run 1:
==> flow/design.v <==
module uart_rx #(
    parameter CLOCKS_PER_PULSE = 4 ,  
              BITS_PER_WORD = 8,  
              W_OUT = 24  
) (
    input clk,rst_n,rx,
    output reg m_valid,
    output reg [W_OUT-1:0] m_data 
);
    localparam  IDLE    = 2'b00, 
                START   = 2'b01, 
                DATA    = 2'b10, 
                STOP    = 2'b11;
  	reg [1:0] state; 
    localparam NUM_WORDS = W_OUT / BITS_PER_WORD;
    reg[$clog2(CLOCKS_PER_PULSE)-1:0] c_clocks;
    reg[$clog2(BITS_PER_WORD)-1:0] c_bits;
    reg[$clog2(NUM_WORDS)-1:0] c_words;
    always @(posedge clk or negedge rst_n) begin
        if (!rst_n) begin
            {c_words,c_bits,c_clocks,m_valid,m_data} <= 1'b0;
            state <= IDLE;
        end else begin
            m_valid <= 0;
            case(state)
                IDLE: if(rx == 0)
                    state <= START;
                START: if(c_clocks == CLOCKS_PER_PULSE/2 - 1) begin
                        c_clocks <= 0;
                        state <= DATA;
                    end else begin
                        c_clocks <= c_clocks + 1;
                    end
              DATA:   if(c_clocks == CLOCKS_PER_PULSE-1)begin
                            c_clocks <= 0;
                            m_data <= {rx, m_data[W_OUT-1:1]};  
                            if(c_bits == BITS_PER_WORD-1) begin
                                c_bits <= 0;
                                state <= STOP;  
                                if(c_words == NUM_WORDS - 1) begin
                                    m_valid <= 1;  
                                    c_words <= 0;  
                                end else c_words <= c_words + 1;  
                            end else c_bits <= c_bits + 1;  
                        end else c_clocks <= c_clocks + 1;  
                STOP: if(c_clocks == CLOCKS_PER_PULSE - 1) begin
                        c_clocks <= 0;
                        state <= IDLE;  
                    end else c_clocks <= c_clocks + 1;
            endcase
        end
    end        
endmodule
module pwm_9ch #(
    parameter RESOLUTION = 16
)(
    input  wire                 clk,
    input  wire                 rst_n,
    input  wire [RESOLUTION-1:0] duty0,
    input  wire [RESOLUTION-1:0] duty1,
    input  wire [RESOLUTION-1:0] duty2,
    input  wire [RESOLUTION-1:0] duty3,
    input  wire [RESOLUTION-1:0] duty4,
    input  wire [RESOLUTION-1:0] duty5,
    input  wire [RESOLUTION-1:0] duty6,
    input  wire [RESOLUTION-1:0] duty7,
    input  wire [RESOLUTION-1:0] duty8,
    output reg  [8:0]           pwm_out
);
    reg [RESOLUTION-1:0] counter;
    always @(posedge clk or negedge rst_n) begin
        if (!rst_n)
            counter <= {RESOLUTION{1'b0}};
        else
            counter <= counter + 1;
    end
    always @(posedge clk or negedge rst_n) begin
        if (!rst_n) begin
            pwm_out <= 9'b0;
        end else begin
            pwm_out[0] <= (counter < duty0);
            pwm_out[1] <= (counter < duty1);
            pwm_out[2] <= (counter < duty2);
            pwm_out[3] <= (counter < duty3);
            pwm_out[4] <= (counter < duty4);
            pwm_out[5] <= (counter < duty5);
            pwm_out[6] <= (counter < duty6);
            pwm_out[7] <= (counter < duty7);
            pwm_out[8] <= (counter < duty8);
        end
    end
endmodule
module sev_seg_decorder(
    input [3:0] digit,
    output reg [6:0] seg
);
    always @(*)begin
        case(digit)
           4'd0: seg  = 7'b1000000;  
            4'd1: seg  = 7'b1111001;  
            4'd2: seg  = 7'b0100100;  
            4'd3: seg  = 7'b0110000;  
            4'd4: seg  = 7'b0011001;  
            4'd5: seg  = 7'b0010010;  
            4'd6: seg  = 7'b0000010;  
            4'd7: seg  = 7'b1111000;  
            4'd8: seg  = 7'b0000000;  
            4'd9: seg  = 7'b0010000;  
            4'd10: seg = 7'b0001000;  
            4'd11: seg = 7'b0000011;  
            4'd12: seg = 7'b1000110;  
            4'd13: seg = 7'b0100001;  
            4'd14: seg = 7'b0000110;  
            4'd15: seg = 7'b0001110;  
            default: seg = 7'b0111111;  
        endcase 
        end
endmodule
module uart_pwm_data_store #(
    parameter WIDTH = 16,
    parameter CHANNELS = 9
)(
    input  wire              clk,
    input  wire              rst_n,
    input  wire              rx_valid,
    input  wire [WIDTH-1:0]  rx_data,
    output reg  [3:0]        pkt_count,
    output reg [WIDTH-1:0] duty0,
    output reg [WIDTH-1:0] duty1,
    output reg [WIDTH-1:0] duty2,
    output reg [WIDTH-1:0] duty3,
    output reg [WIDTH-1:0] duty4,
    output reg [WIDTH-1:0] duty5,
    output reg [WIDTH-1:0] duty6,
    output reg [WIDTH-1:0] duty7,
    output reg [WIDTH-1:0] duty8
);
    reg [WIDTH-1:0] duty_reg [0:CHANNELS-1];
    integer k;
    always @(posedge clk or negedge rst_n) begin
        if (!rst_n) begin
            pkt_count <= 4'd0;
            for (k = 0; k < CHANNELS; k = k + 1)
                duty_reg[k] <= {WIDTH{1'b0}};
            duty0 <= 0; duty1 <= 0; duty2 <= 0;
            duty3 <= 0; duty4 <= 0; duty5 <= 0;
            duty6 <= 0; duty7 <= 0; duty8 <= 0;
        end else if (rx_valid) begin
            duty_reg[pkt_count] <= rx_data;
            duty0 <= duty_reg[0];
            duty1 <= duty_reg[1];
            duty2 <= duty_reg[2];
            duty3 <= duty_reg[3];
            duty4 <= duty_reg[4];
            duty5 <= duty_reg[5];
            duty6 <= duty_reg[6];
            duty7 <= duty_reg[7];
            duty8 <= duty_reg[8];
            if (pkt_count == CHANNELS-1)
                pkt_count <= 4'd0;
            else
                pkt_count <= pkt_count + 1;
        end
    end
endmodule
module uart_pwm_top (
    input  wire        clk,         
    input  wire        rst_n,       
    input  wire        uart_rx,     
    output wire [8:0]  pwm_out,     
    output wire [6:0] seg0,
    output wire [6:0] seg1,
    output wire [6:0] seg2,
    output wire [6:0] seg3,
    output wire [3:0] pkt_count
);
    wire        rx_valid;
    wire [15:0] rx_data;
    uart_rx #(.CLOCKS_PER_PULSE(434),  
              .BITS_PER_WORD(8), 
              .W_OUT(16) 
    ) uart_rx_inst (
        .clk(clk),
        .rst_n(rst_n),
        .rx(uart_rx),
        .m_data(rx_data),
        .m_valid(rx_valid)
    );
    wire [15:0] duty0, duty1, duty2, duty3, duty4, duty5, duty6, duty7, duty8;
    uart_pwm_data_store #(
        .WIDTH(16),
        .CHANNELS(9)
    ) data_store_inst (
        .clk(clk),
        .rst_n(rst_n),
        .rx_valid(rx_valid),
        .rx_data(rx_data),
        .pkt_count(pkt_count),
        .duty0(duty0), .duty1(duty1), .duty2(duty2),
        .duty3(duty3), .duty4(duty4), .duty5(duty5),
        .duty6(duty6), .duty7(duty7), .duty8(duty8)
    );
    pwm_9ch #(
        .RESOLUTION(16)
    ) pwm_inst (
        .clk(clk),
        .rst_n(rst_n),
        .duty0(duty0),
        .duty1(duty1),
        .duty2(duty2),
        .duty3(duty3),
        .duty4(duty4),
        .duty5(duty5),
        .duty6(duty6),
        .duty7(duty7),
        .duty8(duty8),
        .pwm_out(pwm_out)
    );
    wire [3:0] digit0 = rx_data[3:0];     
    wire [3:0] digit1 = rx_data[7:4];
    wire [3:0] digit2 = rx_data[11:8];
    wire [3:0] digit3 = rx_data[15:12];   
    sev_seg_decorder seg_inst0 (.digit(digit0), .seg(seg0));
    sev_seg_decorder seg_inst1 (.digit(digit1), .seg(seg1));
    sev_seg_decorder seg_inst2 (.digit(digit2), .seg(seg2));
    sev_seg_decorder seg_inst3 (.digit(digit3), .seg(seg3));
endmodule
make LEC_CHECK=0 CAP_MARGIN=20 CORE_MARGIN=2 CORE_UTILIZATION=70 CTS_CLUSTER_SIZE=34 HOLD_SLACK_MARGIN=0.3 MAX_ROUTING_LAYER=met4 SETUP_SLACK_MARGIN=4.46 SLEW_MARGIN=20 TNS_END_PERCENT=5 finish   # period 18.0 ns
run.sh (not shown) runs the stock make flow with config.mk's settings and CLKGATE_MAP_FILE=.
Run 1 ended with every stage complete and zero timing, DRC or antenna violations.
Relative to run 1, the following input files were edited for run 2:
Settings: CTS_CLUSTER_SIZE removed (was 34); TNS_END_PERCENT removed (was 5); HOLD_SLACK_MARGIN removed (was 0.3); MAX_ROUTING_LAYER removed (was met4); CORE_UTILIZATION changed from 70 to 40; SETUP_SLACK_MARGIN changed from 4.46 to 0.62; the clock period (ns, I/O delays scaled along) changed from 18.0 to 6.82.
### Flow results
- Between run 1 and run 2, average wire per cell in the routed design is lower for run 2, run 1 comes in above that.
- ~same final net count in run 1 and run 2
- As far as number of detailed-routing iterations run before antenna repair goes, run 1 and run 2 are indistinguishable; the numbers are identical.
- Compared to run 1, the router laid down more metal wire for run 2.
- Global-route usage: run 2 < run 1
- Weighted congestion at the end of routability-driven global placement was higher in run 1 than in run 2.
- On cell area, run 2 does worse than run 1.
- Compared with run 1, run 2 shows a lower worst setup slack.
- Against run 1, run 2 comes in 1300 um higher on global-route wire length before repair.
> inputs changed (run 2 -> run 3)
Settings: MAX_ROUTING_LAYER now met4, previously not set; SETUP_SLACK_MARGIN no longer set, was 0.62; TNS_END_PERCENT now 10, previously not set; the clock period (ns, I/O delays scaled along) now 20.0, was 6.82.
## What came out
Run 3 has completed all stages; timing, DRC and antenna checks passed. Filler-free cell count of the finished design: run 3 vs run 2, no meaningful difference. Going from run 2 to run 3, ratio of final minimum period to clock period shrinks by 27 points. Run 3 vs run 2: setup slack up in run 3. Compared to run 2, the routing of run 3 uses less wire. As far as vias after detailed routing is concerned, run 2 and run 3 perform about the same. Summary: with run 2 as the reference, highest ir drop seen on vdd in run 3 moved down by more than half. Status: biggest cell delay along the critical path parity (run 2, run 3). Run 2 and run 3 ended up with nearly the same hold slack. Sequential cell area share: run 3 vs run 2 — no meaningful difference.
Relative to run 3, the following input files were edited for run 4:
Settings: MAX_ROUTING_LAYER removed (was met4); TNS_END_PERCENT removed (was 10); the clock period (ns, I/O delays scaled along) changed from 20.0 to 6.82.
==> comparison <==
Changes observed in run 4 relative to run 3: total power higher, aggregate global-route resource usage roughly the same, via count of the first global-routing pass lower, required time reported for the critical path endpoint lower.
Per the comparison of run 4 with run 3, sequential share of layout area shows no meaningful change, overall die height ~0 delta, share of the clock period used by the worst path grew by 27 points.
No activity file was given, so power comes from the tool's default toggle rates.
